==> flow/design.v <==
module rgst #(
    parameter w=8
)(
    input clk, rst_b, ld, clr, input [w-1:0] d, output reg [w-1:0] q
);
    always @ (posedge clk, negedge rst_b)
        if (!rst_b)                 q <= 0;
        else if (clr)               q <= 0;
        else if (ld)                q <= d;
endmodule
module mschdpath (
    input clk, rst_b,ld_merg,upd_mreg, input [511:0] blk, output [31:0] m0
);
    function [31:0] RtRot(input [31:0] x, input [4:0] p);
        reg [63:0] tmp; begin
        tmp = {x, x} >> p; RtRot = tmp[31:0];end
    endfunction
    function [31:0] Sgm0(input [31:0]x); begin
        Sgm0=RtRot(x,7)^RtRot(x,18)^(x>>3);end
    endfunction
    function [31:0] Sgm1(input [31:0]x); begin
        Sgm1=RtRot(x,17)^RtRot(x,19)^(x>>10);end
    endfunction
    function [31:0] Mux(input sel,input [31:0]d1,d0); begin
        Mux = (sel) ?  d1 : d0 ;end
    endfunction
    function [31:0] Word32(input [511:0]blk, input [3:0]idx); begin
        Word32 = blk[511-32*idx -:32];end
    endfunction
    wire [31:0] m[0:15];
    generate
        genvar k;
        for( k = 0; k < 16; k = k +1) begin:some_name
            if(k < 15)
                rgst #(.w(32)) i0(.clk(clk),.rst_b(rst_b),.clr(1'd0),.ld(upd_mreg),.d(Mux(ld_merg,Word32(blk,k),m[k+1])),.q(m[k]));
            else
                rgst #(.w(32)) i0(.clk(clk),.rst_b(rst_b),.clr(1'd0),.ld(upd_mreg),.d(Mux(ld_merg,Word32(blk,k),m[0] + Sgm0(m[1]) + m[9] + Sgm1(m[14]))),.q(m[k]));
        end
    endgenerate
    assign m0 = m[0];
endmodule
clock: 3.71 ns
lec_check: 0
cap_margin: 20
core_margin: 2
core_utilization: 68
cts_cluster_size: 37
hold_slack_margin: -0.05
slew_margin: 20
run.sh (not shown) runs the stock make flow with config.mk's settings and CLKGATE_MAP_FILE=.
The first run finished but failed the layout checks on setup timing.
Edit:
Settings changed: ABC_AREA set to 1, CORE_ASPECT_RATIO set to 0.93, CORE_UTILIZATION 68 to 72, CTS_CLUSTER_DIAMETER set to 355, CTS_CLUSTER_SIZE 37 to 25, HOLD_SLACK_MARGIN -0.05 to unset.
Clock period 3.71 ns to 2.67 ns, I/O delays scaled along.
The new run stopped in global routing.
Synthesized area rose by 2.4%.
Synthesized cell count climbs by about 27%.
Die area goes down by 3.2%.
Edit:
Settings changed: ABC_AREA 1 to unset, CORE_ASPECT_RATIO 0.93 to unset, CORE_UTILIZATION 72 to 68, CTS_CLUSTER_DIAMETER 355 to unset, CTS_CLUSTER_SIZE 25 to 34, HOLD_SLACK_MARGIN set to -0.09, TNS_END_PERCENT set to 80.
Clock period 2.67 ns to 3.82 ns, I/O delays scaled along.
The new run finished but fails on setup timing.
Area after synthesis drops by about 2.4%.
Die size came out higher by 3.3%.
Synthesized cell count decreases by about 21%.
Edit:
Settings changed: ABC_AREA set to 1, CORE_UTILIZATION 68 to 72, CTS_CLUSTER_DIAMETER set to 349, CTS_CLUSTER_SIZE 34 to 100, HOLD_SLACK_MARGIN -0.09 to unset, TNS_END_PERCENT 80 to 10.
Clock period 3.82 ns to 1.94 ns, I/O delays scaled along.
Effect:
- With this change the flow never finished: it broke off in global routing
- synthesized cell count is higher by 27%
- die size goes down by about 3.2%
- synthesized area grows by 2.4%
Edit:
Settings changed: ABC_AREA 1 to unset, CORE_UTILIZATION 72 to 65, CTS_CLUSTER_DIAMETER 349 to unset, CTS_CLUSTER_SIZE 100 to 62, HOLD_SLACK_MARGIN set to -0.09, TNS_END_PERCENT 10 to unset.
Clock period 1.94 ns to 3.65 ns, I/O delays scaled along.
Effect:
- The changed run completed, yet does not pass: setup timing
- synthesized area shrinks by 2.4%
- die area is higher by 8.0%
- synthesized cell count fell by 21%

## build 6
// mschdpath: RTL as listed in full above, without the edits since
Settings: LEC_CHECK=0, ABC_AREA=0, CAP_MARGIN=25, CELL_PAD_IN_SITES_DETAIL_PLACEMENT=1, CELL_PAD_IN_SITES_GLOBAL_PLACEMENT=0, CORE_ASPECT_RATIO=1.69, CORE_MARGIN=8, CORE_UTILIZATION=61, CTS_CLUSTER_SIZE=17, HOLD_SLACK_MARGIN=0.06, PLACE_DENSITY_LB_ADDON=0.08, SETUP_SLACK_MARGIN=0.47, SLEW_MARGIN=30, TNS_END_PERCENT=60; clock period 4.63 ns.
Flow for build 6 halted at detailed placement, error code DPL-0033.
> inputs changed (build 6 -> build 87)
Settings: HOLD_SLACK_MARGIN now 0.3, was 0.06; CORE_MARGIN now 2, was 8; CTS_CLUSTER_SIZE now 37, was 17; CTS_CLUSTER_DIAMETER now 271, previously not set; CORE_UTILIZATION now 70, was 61; SETUP_SLACK_MARGIN now -0.29, was 0.47; CELL_PAD_IN_SITES_DETAIL_PLACEMENT no longer set, was 1; PLACE_DENSITY_LB_ADDON no longer set, was 0.08; CORE_ASPECT_RATIO now 0.99, was 1.69; CAP_MARGIN now 20, was 25; the clock period (ns, I/O delays scaled along) now 3.45, was 4.63.
Notes after the runs:
As for a clean layout from build 87 and build 6, there is none. Build 6 failed in detailed placement with DPL-0033. Final RePlAce weighted congestion in build 87 is 0.16 above build 6. What build 6 reported for core area has to be multiplied by 0.869 to get the figure for build 87. Re total standard cell area after synthesis: no difference whatsoever between build 6 and build 87. As far as distinct cell type count after synthesis goes, build 6 and build 87 are indistinguishable; the numbers are identical. Build 6 -> build 87: area of the synthesized netlist per yosys stat delta 0, exact match. Compared with build 6, build 87 improves die area.
The following lists how build 73 was set up differently from build 87:
Settings: clearing ABC_AREA, which used to be 0; clearing HOLD_SLACK_MARGIN, which used to be 0.3; clearing SETUP_SLACK_MARGIN, which used to be -0.29; swapping 37 for 43 in CTS_CLUSTER_SIZE; putting PLACE_DENSITY at 0.64 where nothing was set; clearing CELL_PAD_IN_SITES_GLOBAL_PLACEMENT, which used to be 0; clearing TNS_END_PERCENT, which used to be 60; swapping 70 for 72 in CORE_UTILIZATION; swapping 30 for 20 in SLEW_MARGIN; clearing CORE_ASPECT_RATIO, which used to be 0.99; clearing CTS_CLUSTER_DIAMETER, which used to be 271; swapping 3.45 for 3.71 in the clock period (ns, I/O delays scaled along).
### Flow results
- Build 73 never completed; the flow aborted with a tool error in clock tree synthesis.
- Core area was higher in the run labelled build 87.
- As far as count of mapped cells out of synthesis goes, build 73 and build 87 are indistinguishable; the numbers are identical.
- X dimension of the die (lower): build 73
- Compared with build 87, final weighted congestion in routability-driven placement in build 73 increased by a few percent.
- Going from build 87 to build 73, post-synthesis share of cell area spent on full adders, half adders and majority gates did not really move, chip area moved down, number of instances in the placed design went down by 96, number of buffers inserted by port buffering has remained practically unchanged, top-level I/O count comparable.
- Reported for build 87 and build 73, number of nets produced by synthesis turned out identical to the last digit.
diff inputs: build 73 => build 61
Settings: CORE_UTILIZATION now 40, was 72; PLACE_DENSITY no longer set, was 0.64; CTS_CLUSTER_SIZE no longer set, was 43; the clock period (ns, I/O delays scaled along) now 4.42, was 3.71.
Results
- Build 61 went all the way through synthesis, placement and routing and the layout is clean on timing, DRC and antenna.
- Re number of cells in the design after placement: build 61 and build 73 aren't equal, and the lower value belongs to build 73.
- [compare] base=build 73 new=build 61: die outline area has increased, core utilization at floorplan shrank by 33 points.
### build 61 -> build 15
Settings: changing CORE_UTILIZATION from 40 to 68; changing the clock period (ns, I/O delays scaled along) from 4.42 to 3.89.
### Flow results
From the logs: build 15 reached the end of the flow and failed the layout checks with negative setup slack.
Final net count went up slightly going from build 61 to build 15.
[compare] base=build 61 new=build 15: cell resize tally after clock tree synthesis has increased, met2 track demand over resource went up, clock power ~0 delta, non-clock buffer count increased by 52 relative to the old numbers, synthesized netlist cell count saw little to no change.
Looking at total routed wirelength, build 15 sits about 7% above build 61.
Of build 61 and build 15, the run reporting the higher worst setup slack was build 61.

job 1846:
RTL: the design.v shown in full above, as it stands there.
Settings: LEC_CHECK=0, ABC_AREA=0, CAP_MARGIN=25, CELL_PAD_IN_SITES_DETAIL_PLACEMENT=1, CELL_PAD_IN_SITES_GLOBAL_PLACEMENT=0, CORE_ASPECT_RATIO=1.69, CORE_MARGIN=2, CORE_UTILIZATION=61, CTS_CLUSTER_SIZE=18, HOLD_SLACK_MARGIN=0.06, PLACE_DENSITY_LB_ADDON=0.05, SETUP_SLACK_MARGIN=0.47, SLEW_MARGIN=30, TNS_END_PERCENT=60; clock period 4.63 ns.
FAIL job 1846 @ detailed placement: tool exited with error
Modified inputs, job 8682 compared to job 1846
==> flow/config.mk <==
export PLATFORM = sky130hd
export DESIGN_NAME = mschdpath
export DESIGN_NICKNAME = mschdpath
export VERILOG_FILES = /design/flow/design.v
export SDC_FILE = /design/flow/constraint.sdc
export NUM_CORES = 4
export LEC_CHECK = 0
export CAP_MARGIN = 20
export CORE_MARGIN = 2
export CORE_UTILIZATION = 72
export CTS_CLUSTER_DIAMETER = 349
export CTS_CLUSTER_SIZE = 100
export SLEW_MARGIN = 20
==> flow/constraint.sdc <==
create_clock -name core_clock -period 2.19 [get_ports {clk}]
set_input_delay 0.4380 -clock core_clock [delete_from_list [all_inputs] [get_ports {clk}]]
set_output_delay 0.4380 -clock core_clock [all_outputs]
set_load 0.01 [all_outputs]
## What came out
Job 8682: DPL-0033 in clock tree synthesis -> run aborted
Job 1846 -> job 8682: synthesized area divided by synthesized cell count delta 0, exact match
Re count of different cell masters after synthesis: no difference whatsoever between job 8682 and job 1846.
| flip-flop and latch count after synthesis | job 1846 vs job 8682 | ≈ equal |
Measured against job 8682, the die boundary width of job 1846 comes out at 0.839 times the reference value.
Job 8682 and job 1846 ended up with roughly the same synthesized cell count.
Job 1846 -> job 8682: yosys-reported design area after synthesis delta 0, exact match
Of job 8682 and job 1846, job 1846 shows the lower starting density of the core, with job 8682 above it.
In job 8682 relative to job 1846, area of the core had gone down by more than 10%.
The area enclosed by the die boundary in job 8682 sits about 15% below the value recorded for job 1846.
The run showing the greater routability congestion estimate is job 8682.
## Diff of input files: job 3098 against job 8682
diff --git a/flow/config.mk b/flow/config.mk
--- a/flow/config.mk
+++ b/flow/config.mk
@@ -10,3 +10,5 @@
-export CORE_UTILIZATION = 72
-export CTS_CLUSTER_DIAMETER = 349
-export CTS_CLUSTER_SIZE = 100
+export CORE_UTILIZATION = 68
+export CTS_CLUSTER_DIAMETER = 26
+export CTS_CLUSTER_SIZE = 66
+export HOLD_SLACK_MARGIN = -0.09
+export SETUP_SLACK_MARGIN = 0.54
==> flow/constraint.sdc <==
create_clock -name core_clock -period 3.64 [get_ports {clk}]
set_input_delay 0.7280 -clock core_clock [delete_from_list [all_inputs] [get_ports {clk}]]
set_output_delay 0.7280 -clock core_clock [all_outputs]
set_load 0.01 [all_outputs]
--- outcome ---
- Job 3098: it failed during clock tree synthesis, and the tool reported DPL-0033.
- Against job 8682, placeable core region in job 3098 came out worse.
- Number of cell rows up 4.2% in job 3098 wrt job 8682
- Diff job 3098..job 8682 | total of buffers placed on input and output ports | unchanged
- The higher number of cells in the design after placement came out of job 8682.
- In job 3098 the overall die area turned out 5.8% higher than in job 8682.
--- input diff job 3098..job 4190 ---
diff --git a/flow/config.mk b/flow/config.mk
--- a/flow/config.mk
+++ b/flow/config.mk
@@ -10,5 +10,4 @@
-export CORE_UTILIZATION = 68
-export CTS_CLUSTER_DIAMETER = 26
-export CTS_CLUSTER_SIZE = 66
-export HOLD_SLACK_MARGIN = -0.09
-export SETUP_SLACK_MARGIN = 0.54
+export CORE_UTILIZATION = 72
+export CTS_CLUSTER_DIAMETER = 349
+export CTS_CLUSTER_SIZE = 100
+export PLACE_DENSITY = 0.38
@@ -15,0 +15 @@
+export TNS_END_PERCENT = 10
==> flow/constraint.sdc <==
create_clock -name core_clock -period 1.94 [get_ports {clk}]
set_input_delay 0.3880 -clock core_clock [delete_from_list [all_inputs] [get_ports {clk}]]
set_output_delay 0.3880 -clock core_clock [all_outputs]
set_load 0.01 [all_outputs]
## What came out
Job 4190 is listed as incomplete: the tool reported an error in clock tree synthesis and the run ended there. Job 4190 ends up with a total placed instance area that is 1200 um2 higher than in job 3098. Comparing job 4190 with job 3098, the post-synthesis share of cell area spent on xor and xnor gates came out essentially unchanged. Comparing placed wire-length estimate for job 4190 and job 3098, the bigger number came from job 4190. Reported for job 4190 and job 3098, combined area of all synthesized cells turned out identical to the last digit. Synthesized instance count: job 4190 vs job 3098 identical. Full die area ended up 5.4% lower on job 4190 than on job 3098. Relative to job 3098, the worst slack after detailed placement of job 4190 is lower by 1.80 ns. Compared with job 3098, job 4190 shows a lower floorplan die width. Taking job 3098 as the reference point, the final weighted congestion of routability-driven global placement of job 4190 rises by about 5.5%.

== cedar ==
// mschdpath: RTL as listed in full above, without the edits since
make LEC_CHECK=0 CAP_MARGIN=20 CORE_MARGIN=2 CORE_UTILIZATION=65 SLEW_MARGIN=20 finish   # period 3.09 ns
The final report for cedar shows a completed flow and a layout that fails verification, specifically negative setup slack.
For willow, these inputs were changed with respect to cedar:
Settings: a change of CORE_UTILIZATION from 65 to 66; a change of the clock period (ns, I/O delays scaled along) from 3.09 to 3.71.
### Flow results
- Between willow and cedar, it is willow whose wire length of the first global-routing pass is higher, by 2.7%.
- For cedar, the last element of the critical path was some_name[15].genblk1.i0.q[23]$_DFFE_PN0P_, unlike willow, where it was some_name[15].genblk1.i0.q[31]$_DFFE_PN0P_.
- Looking at core utilization before placement, willow sits 0.45 points higher than cedar does.
- Comparing number of global-route vias before repair for cedar and willow, the bigger number came from willow.
- Between cedar and willow, the met3 layer wire length in the routed design is higher for willow.
- Across cedar and willow, no clean finish was achieved.
- Layout checks on willow: not met. Flow itself completed; violations: negative setup slack.
- What the final checks of cedar revealed, after a flow that finished every stage, was a layout that fails on negative setup slack.
- willow ends up with higher combined global-route utilization of all metal layers than cedar does.
- willow: total power about 18% below cedar
- willow vs. cedar: final-layout clock buffer total went up by 12.
- Compared with cedar, willow shows fraction of area in registers higher by 0.62 points.
- Re register-to-register setup slack: willow is 0.83 ns up on cedar.
- Re count of placed standard cells in the final layout, fillers left out: willow is 77 down on cedar.

Starts from the design.v that is shown in full above.
Settings: LEC_CHECK=0, CAP_MARGIN=20, CORE_MARGIN=2, CORE_UTILIZATION=68, CTS_CLUSTER_DIAMETER=33, CTS_CLUSTER_SIZE=62, HOLD_SLACK_MARGIN=-0.09, SETUP_SLACK_MARGIN=1.04, SLEW_MARGIN=20, TNS_END_PERCENT=80; clock period 3.65 ns.
The baseline aborted during 5_1_grt, error GRT-0116.
==> next run, changes <==
CTS_CLUSTER_DIAMETER = not set   (was 33)
CTS_CLUSTER_SIZE = 34   (was 62)
HOLD_SLACK_MARGIN = not set   (was -0.09)
SETUP_SLACK_MARGIN = not set   (was 1.04)
TNS_END_PERCENT = not set   (was 80)
clock period = 3.82 ns   (was 3.65 ns; I/O delays follow)
Result: The new run completed, yet does not pass: negative setup slack. Synthesized cell count does not change. Die area is unchanged. Synthesized area does not change.
No activity file was given, so power comes from the tool's default toggle rates.
